==> flow/design.v (excerpt) <==
module top_level(f1,f2,p,in_1,in_2,out,clk,clk2);
input [7:0]in_1, in_2;
input clk;
input clk2;
input [15:0]p;   
input [15:0]f1,f2;  
output [15:0]out;
wire [15:0]a,b;
wire [15:0]r1,r2,r3,r4,r5;
convert inst_1(.float(a), .int8(in_1), .clk(clk));  
convert inst_2(.float(b), .int8(in_2), .clk(clk));
mult inst_3(.B(f1), .C(r1), .A(a), .clk(clk));   
mult inst_4(.B(f2), .C(r2), .A(b), .clk(clk));
main_adder inst_5 (.AA(r1), .BB(r2),.clk(clk), .R_add(r3)); 
mux inst_6(.in1(r4), .in2(p), .sel(clk2), .out(r5));  
main_adder inst_7 (.AA(r3), .BB(r5),.clk(clk), .R_add(r4));  
assign out=r4;
endmodule
For scale: ~2800 cells after synthesis, roughly 160 flip-flops, roughly 0.020 mm² of cells after synthesis.
clock: 11.8 ns
lec_check: 0
abc_area: 1
cap_margin: 20
core_aspect_ratio: 1.81
core_margin: 2
core_utilization: 71
cts_cluster_diameter: 362
cts_cluster_size: 53
max_routing_layer: met5
min_routing_layer: met1
place_density_lb_addon: 0.01
setup_slack_margin: 1.38
slew_margin: 20
run.sh (not shown) runs the stock make flow with config.mk's settings and CLKGATE_MAP_FILE=.
The starting point finished but fails on negative setup slack.
Change:
==> flow/config.mk (replaced) <==
export PLATFORM = sky130hd
export DESIGN_NAME = top_level
export DESIGN_NICKNAME = top_level
export VERILOG_FILES = /design/flow/design.v
export SDC_FILE = /design/flow/constraint.sdc
export NUM_CORES = 4
export LEC_CHECK = 0
export CAP_MARGIN = 20
export CORE_MARGIN = 2
export CORE_UTILIZATION = 24
export SLEW_MARGIN = 20
==> flow/constraint.sdc (replaced) <==
create_clock -name core_clock -period 18.2 [get_ports {clk}]
set_input_delay 3.6400 -clock core_clock [delete_from_list [all_inputs] [get_ports {clk}]]
set_output_delay 3.6400 -clock core_clock [all_outputs]
set_load 0.01 [all_outputs]
Now the flow produced a clean layout.
Clock skew shrinks by 0.019 ns.
Routed wire length falls by 13%.
Non-clock buffer count goes down by 81.
Change:
--- a/flow/config.mk
+++ b/flow/config.mk
@@ -7,5 +7,7 @@
 export LEC_CHECK = 0
+export ABC_AREA = 1
 export CAP_MARGIN = 20
 export CORE_MARGIN = 2
-export CORE_UTILIZATION = 24
+export CORE_UTILIZATION = 71
+export PLACE_DENSITY = 0.42
 export SLEW_MARGIN = 20
Outcome: The new run produced a clean layout; worst hold slack is worse by 0.052 ns; cell count drops by 13%; die area drops by 67%; global-route usage is higher by 24 points; via count grows by 6.6%; critical path depth rose by 5.


top_level again, from the RTL that the note above started with.
export LEC_CHECK = 0
export ABC_AREA = 1
export CAP_MARGIN = 20
export CORE_MARGIN = 2
export CORE_UTILIZATION = 72
export CTS_CLUSTER_DIAMETER = 250
export CTS_CLUSTER_SIZE = 31
export PLACE_DENSITY_LB_ADDON = 0.16
export SETUP_SLACK_MARGIN = -0.2
export SLEW_MARGIN = 20
create_clock -name core_clock -period 10.0 [get_ports {clk}]
The starting point ran to the end with violations: setup timing.
Then changed:
Settings changed: ABC_AREA 1 to unset, CORE_UTILIZATION 72 to 16, CTS_CLUSTER_DIAMETER 250 to unset, CTS_CLUSTER_SIZE 31 to unset, PLACE_DENSITY_LB_ADDON 0.16 to unset, SETUP_SLACK_MARGIN -0.2 to unset.
Clock period 10.0 ns to 13.3 ns, I/O delays scaled along.
Outcome: Now the flow finished with timing, DRC and antenna clean. Area after synthesis climbs by 4.8%. Critical path depth drops by 1. Routed wire length drops by 26%. Register-to-register slack gains 2.0 ns. Die area climbs to 4.6 times its value. Setup slack gains 2.0 ns.
Then changed:
Settings changed: CELL_PAD_IN_SITES_DETAIL_PLACEMENT set to 2, CORE_UTILIZATION 16 to 40, MIN_ROUTING_LAYER set to met2, TNS_END_PERCENT set to 85.
Clock period 13.3 ns to 13.5 ns, I/O delays scaled along.
Now the flow aborted during 5_1_grt on GRT-0232.
Synthesized cell count stays the same.
Area after synthesis stays the same.
Die size came out lower by 59%.


== run 1 ==
The RTL this note starts from:
==> flow/design.v <==
module top_level(f1,f2,p,in_1,in_2,out,clk,clk2);
input [7:0]in_1, in_2;
input clk;
input clk2;
input [15:0]p;   
input [15:0]f1,f2;  
output [15:0]out;
wire [15:0]a,b;
wire [15:0]r1,r2,r3,r4,r5;
convert inst_1(.float(a), .int8(in_1), .clk(clk));  
convert inst_2(.float(b), .int8(in_2), .clk(clk));
mult inst_3(.B(f1), .C(r1), .A(a), .clk(clk));   
mult inst_4(.B(f2), .C(r2), .A(b), .clk(clk));
main_adder inst_5 (.AA(r1), .BB(r2),.clk(clk), .R_add(r3)); 
mux inst_6(.in1(r4), .in2(p), .sel(clk2), .out(r5));  
main_adder inst_7 (.AA(r3), .BB(r5),.clk(clk), .R_add(r4));  
assign out=r4;
endmodule
module convert( float, int8,clk);
input clk;
output [15:0] float;
input [7:0] int8;
reg [4:0] exp;
reg [9:0] mantissa;
integer i;
always @(negedge clk)
begin
if(int8 != 8'b0) 
begin
for(i = 0; i < 8; i = i + 1)
    if(int8[i]) 
      exp = i;
      if(exp < 10)
      mantissa = int8 << (10 - exp);
      else
      mantissa = int8;
      exp = exp + 15;
 end
else begin
 mantissa=0;
exp=0;
    end
end
assign float = {1'b0, exp, mantissa};
endmodule
module mult(B,C, A, clk);
input  [15:0]A;
input clk;
input [15:0]B;
output reg    [15:0]C;
wire          [5:0]e;   
wire           [21:0]m;  
wire            [10:0]A_m;     
wire            [10:0]B_m;     
reg           [4:0]C_e;  
wire            C_sign;  
reg           [9:0]C_m;  
assign C_sign=(A[15]^B[15]); 
assign e[5:0]=(A[14:10]+B[14:10]-4'b1111); 
assign A_m[10:0]={1'b1, A[9:0]};
assign B_m[10:0]={1'b1, B[9:0]};
assign m[21:0]=(A_m[10:0])*(B_m[10:0]);   
always@(posedge clk)
begin
if (A==0)   
  begin
  C<=16'b0;
  end
else begin
    if (m[21]==1'b1) 
    begin
    C_m=m[20:11];
    C_e=e[4:0]+m[21];
    C<={C_sign,C_e[4:0],C_m[9:0]};
    end 
    else begin
    C_m=m[19:10];
    C_e=e[4:0]+m[21];
    C<={C_sign,C_e[4:0],C_m[9:0]};
    end
end
end
endmodule
module main_adder (AA, BB,clk, R_add);
input [15:0] AA, BB; 
input clk;             
output  [15:0] R_add;                
wire [14:0]temp_Sum_M_C; 
wire [13:0]temp_Sub_M_C, temp_lza_count_reg;
wire [15:0]temp_L, temp_S;
compare_adder inst_1  (.C_L(temp_L), .C_S(temp_S), .A(AA), .B(BB),.clk(clk));  
shift_adder inst_2    ( temp_sign, temp_Sum_M_C, temp_Sub_M_C, temp_lza_count_reg, temp_L, temp_S,clk);
adder inst_3          (R_add, temp_L, temp_S, temp_sign, temp_Sum_M_C, temp_Sub_M_C, temp_lza_count_reg,clk );
endmodule
module compare_adder (C_L, C_S, A, B,clk);
input [15:0] A, B;
input clk;
output reg[15:0] C_L, C_S;
always@ (posedge clk)
if (A[14:0]>=B[14:0])
 begin
C_L<=A[15:0]; C_S<=B[15:0];
 end
 else begin
C_L<=B[15:0]; C_S<=A[15:0];
 end
endmodule
module shift_adder ( sign, Sum_M_C, Sub_M_C, lza_count_reg,L, S,clk);
input [15:0] L, S;  
input clk;             
output reg sign;                       
reg [13:0] M_C_L, M_C_S;        
reg [13:0]M_C_Lnew, M_C_Snew;   
output  reg[14:0] Sum_M_C;             
output  reg[13:0] Sub_M_C;            
reg [13:0] Sub_M_CS;                     
output reg [13:0] lza_count_reg;                
reg [4:0] count; 
always@ (*)
begin
M_C_L[13:0]={1'b1, L[9:0], 3'b000};                      
M_C_S[13:0]={1'b1, S[9:0], 3'b000};
sign=L[15];                                              
M_C_Snew[13:0]=M_C_S[13:0]>>(L[14:10]-S[14:10]);         
M_C_Lnew[13:0]=M_C_L[13:0];                              
Sum_M_C[14:0]=M_C_Lnew[13:0]+ M_C_Snew[13:0];            
Sub_M_C[13:0]=M_C_Lnew[13:0]- M_C_Snew[13:0];            
begin 
lza_count_reg=14;                                            
for( count=0; count<14; count=count+1 ) 
if( Sub_M_C[ count ] ) 
lza_count_reg=13-count; 
end 
end
endmodule
module adder(R_add, L, S, sign, Sum_M_C, Sub_M_C,lza_count_reg,clk );
input clk;
input [15:0] L, S;               
input sign;                       
input [14:0] Sum_M_C;             
input [13:0] Sub_M_C;            
reg [13:0] Sub_M_CS;                     
input [13:0] lza_count_reg;                
output reg [15:0] R_add;                
always @(posedge clk)
begin
if (L==0 &  S==0)
  begin
  R_add<=16'b0;
  end
  else begin
if (L[15]^S[15]==0)            
 begin
R_add[15]<=sign;                      
R_add[14:10]<=L[14:10]+Sum_M_C[14];   
 if (Sum_M_C[14]==1)
 begin
 R_add[9:0]<=Sum_M_C[13:4];
 end 
 else begin
 R_add[9:0]<=Sum_M_C[12:3];             
 end
 end 
 else begin                         
R_add[15]<=sign;
R_add[14:10]<=L[14:10]-lza_count_reg;
Sub_M_CS[13:0]=(Sub_M_C[13:0]<<lza_count_reg);
R_add[9:0]<=Sub_M_CS[12:3];          
end
end
end
endmodule
module mux(in1, in2, sel, out);  
input [15:0]in1,in2;
input sel;
output reg [15:0]out;
 always @ (*)  
 begin : MUX        
   if (sel == 1'b0) begin
      out = in1;
   end else begin
       out = in2 ;
   end
end
endmodule  
Settings: LEC_CHECK=0, ABC_AREA=1, CAP_MARGIN=20, CORE_ASPECT_RATIO=1.81, CORE_MARGIN=2, CORE_UTILIZATION=72, CTS_CLUSTER_DIAMETER=362, CTS_CLUSTER_SIZE=53, HOLD_SLACK_MARGIN=0.29, MAX_ROUTING_LAYER=met4, MIN_ROUTING_LAYER=met1, PLACE_DENSITY_LB_ADDON=0.01, SETUP_SLACK_MARGIN=1.38, SLEW_MARGIN=20; clock period 11.8 ns.
Run 1 is listed as incomplete: the tool reported an error in global routing and the run ended there.
Inputs modified between run 1 and run 2:
Settings: CORE_ASPECT_RATIO no longer set, was 1.81; SETUP_SLACK_MARGIN no longer set, was 1.38; HOLD_SLACK_MARGIN no longer set, was 0.29; MAX_ROUTING_LAYER no longer set, was met4; CTS_CLUSTER_SIZE no longer set, was 53; CORE_UTILIZATION now 70, was 72; MIN_ROUTING_LAYER no longer set, was met1; PLACE_DENSITY_LB_ADDON no longer set, was 0.01; CTS_CLUSTER_DIAMETER no longer set, was 362; the clock period (ns, I/O delays scaled along) now 18.2, was 11.8.
==> results <==
Run 2 went all the way through synthesis, placement and routing and the layout is clean on timing, DRC and antenna. Diff run 1..run 2 | synthesis area per yosys | unchanged. Die width went up by more than a quarter going from run 1 to run 2. Summary — number of core rows, run 2 relative to run 1: lower, by 25%. Total of cells resized after clock tree synthesis, run 1 and run 2: higher on run 1. Fraction of the yosys area taken by sequential cells: run 2 vs run 1 identical. Compared with run 1, in run 2 die area picked up an extra about 2.6%, post-place instance area has decreased, pre-CTS setup slack now sits higher, basic-gate share of the synthesized area counting and, or, nand and nor cells was more or less identical.
#### Input delta (run 3 over run 2)
Settings: setting PLACE_DENSITY_LB_ADDON to 0.28 for the first time; changing CORE_UTILIZATION from 70 to 72; changing the clock period (ns, I/O delays scaled along) from 18.2 to 10.6.
Notes after the runs:
Completing all stages was not enough for run 3: its layout failed the final checks because of setup timing.
Row global placement routability congestion: run 3 higher / run 2 lower
Run 3 ended up with inst_2.mantissa[3] as its first element of the critical path; run 2 ended up with inst_1.mantissa[7].
When run 3 is measured against run 2, its sequential share of layout area turns out 0.66 points lower.
Reported for run 2 and run 3, number of synthesized flops with an enable pin turned out identical to the last digit.
[compare] base=run 2 new=run 3: routed wire length rose by about 17%; max-slew violation total from the final report was more or less identical; multi-input combinational area share has decreased; half-perimeter wire length of the detailed placement result went down.


Starts from the design.v that is shown in full above.
Settings: LEC_CHECK=0, ABC_AREA=1, CAP_MARGIN=25, CELL_PAD_IN_SITES_DETAIL_PLACEMENT=0, CORE_MARGIN=5, CORE_UTILIZATION=40, CTS_CLUSTER_DIAMETER=319, CTS_CLUSTER_SIZE=10, HOLD_SLACK_MARGIN=0.25, MIN_ROUTING_LAYER=met1, PLACE_DENSITY_LB_ADDON=0.02, SLEW_MARGIN=10, TNS_END_PERCENT=85; clock period 15.8 ns.
The baseline completed without violations.
Change:
ABC_AREA = unset   (was 1)
CAP_MARGIN = 20   (was 25)
CELL_PAD_IN_SITES_DETAIL_PLACEMENT = unset   (was 0)
CORE_MARGIN = 2   (was 5)
CORE_UTILIZATION = 72   (was 40)
CTS_CLUSTER_DIAMETER = unset   (was 319)
CTS_CLUSTER_SIZE = unset   (was 10)
HOLD_SLACK_MARGIN = unset   (was 0.25)
MIN_ROUTING_LAYER = unset   (was met1)
PLACE_DENSITY_LB_ADDON = unset   (was 0.02)
SETUP_SLACK_MARGIN = -0.2   (was unset)
SLEW_MARGIN = 20   (was 10)
TNS_END_PERCENT = unset   (was 85)
clock period = 10.2 ns   (was 15.8 ns; I/O delays follow)
Result: The changed run finished but failed the layout checks on setup timing; sequential share of layout area falls by 1.2 points; count of clock-buffer cells in the layout rises by 1; final area rises by roughly a tenth; first-iteration DRC count rises to 2.7 times its value; global-route usage rises by 19 points; clock skew rises by 0.043 ns.
Change:
CORE_UTILIZATION = 40   (was 72)
SETUP_SLACK_MARGIN = unset   (was -0.2)
clock period = 13.5 ns   (was 10.2 ns; I/O delays follow)
=> The new run went through all stages and came out clean. Global-route usage drops by 18 points. Flip-flop count does not change.


== oak ==
RTL: the design.v shown in full above, as it stands there.
==> flow/config.mk <==
export PLATFORM = sky130hd
export DESIGN_NAME = top_level
export DESIGN_NICKNAME = top_level
export VERILOG_FILES = /design/flow/design.v
export SDC_FILE = /design/flow/constraint.sdc
export NUM_CORES = 4
export LEC_CHECK = 0
export CAP_MARGIN = 15
export CORE_MARGIN = 2
export CORE_UTILIZATION = 72
export CTS_CLUSTER_DIAMETER = 52
export CTS_CLUSTER_SIZE = 32
export PLACE_DENSITY = 0.66
export SLEW_MARGIN = 20
export TNS_END_PERCENT = 35
==> flow/constraint.sdc <==
create_clock -name core_clock -period 10.3 [get_ports {clk}]
set_input_delay 2.0600 -clock core_clock [delete_from_list [all_inputs] [get_ports {clk}]]
set_output_delay 2.0600 -clock core_clock [all_outputs]
set_load 0.01 [all_outputs]
Ran to the end and failed final checks on setup timing: oak.
Input-level comparison between pine and oak:
- clearing CTS_CLUSTER_SIZE, which used to be 32
- clearing CTS_CLUSTER_DIAMETER, which used to be 52
- clearing TNS_END_PERCENT, which used to be 35
- swapping 15 for 20 in CAP_MARGIN
- swapping 10.3 for 10.2 in the clock period (ns, I/O delays scaled along)
==> results <==
Run status, pine: aborted in global routing (5_1_grt), error ODB-0269. Compared with oak, in pine net count of the mapped netlist has remained practically unchanged, number of setup buffers added after CTS has increased. Comparing pine against oak, there is no change at all in chip area line of the yosys report. Diff oak..pine | async set-or-reset flop fraction in the synthesized netlist | unchanged. Looking at pine and oak, the post-placement cell area is a wash. Between pine and oak, number of cells upsized or downsized after cts is higher for pine, oak comes in under that. As far as total number of H-tree levels goes, oak and pine are indistinguishable; the numbers are identical.
Here is what was changed in the inputs of birch compared with pine.
- PLACE_DENSITY: 0.66 -> unset
- CORE_UTILIZATION: 72 -> 40
- the clock period (ns, I/O delays scaled along): 10.2 -> 13.3
Results
- birch completed end to end with timing, DRC and antenna clean.
- Note that the count of placed standard cells including taps recorded for pine amounts to 0.925 times the value seen in birch.
- For the worst slack at placement, birch came in 1.67 ns higher than pine did.
- In the metrics for pine and birch, the one carrying the higher chip area is birch.
- ~same chip area in the Yosys report in pine and birch
--- input diff birch..maple ---
- CTS_CLUSTER_SIZE now 46, previously not set
- SETUP_SLACK_MARGIN now 2.43, previously not set
- CORE_UTILIZATION now 72, was 40
- PLACE_DENSITY_LB_ADDON now 0.29, previously not set
- the clock period (ns, I/O delays scaled along) now 9.38, was 13.3
[summary]
| final HPWL from detailed placement | lower: birch |. The higher setup fix buffers added after clock tree synthesis came out of maple. Post-cts gate resize count (higher): maple. Flow for maple halted at global routing (5_1_grt), error code GRT-0232. Comparing birch against maple, there is no change at all in fraction of the yosys area taken by sequential cells. For cell total after placement, dividing the value from birch by the value from maple gives 1.08.
--- input diff maple..cedar ---
- PLACE_DENSITY_LB_ADDON: 0.29 -> unset
- PLACE_DENSITY: unset -> 0.66
- CTS_CLUSTER_SIZE: 46 -> 32
- SETUP_SLACK_MARGIN: 2.43 -> unset
- TNS_END_PERCENT: unset -> 35
- the clock period (ns, I/O delays scaled along): 9.38 -> 10.3
- In the summary table, maple is marked failed, with error GRT-0232 raised in global routing (5_1_grt).
- To summarise cedar: no stage aborted, but the layout did not pass its checks, failing on setup timing.
- Number of cells after detailed placement, cedar and maple: larger value in maple
- cedar vs. maple: post-synthesis cell count from yosys has remained practically unchanged; estimated wirelength of the detail-placed design now smaller; total of flip-flops plus latches after synthesis saw little to no change.
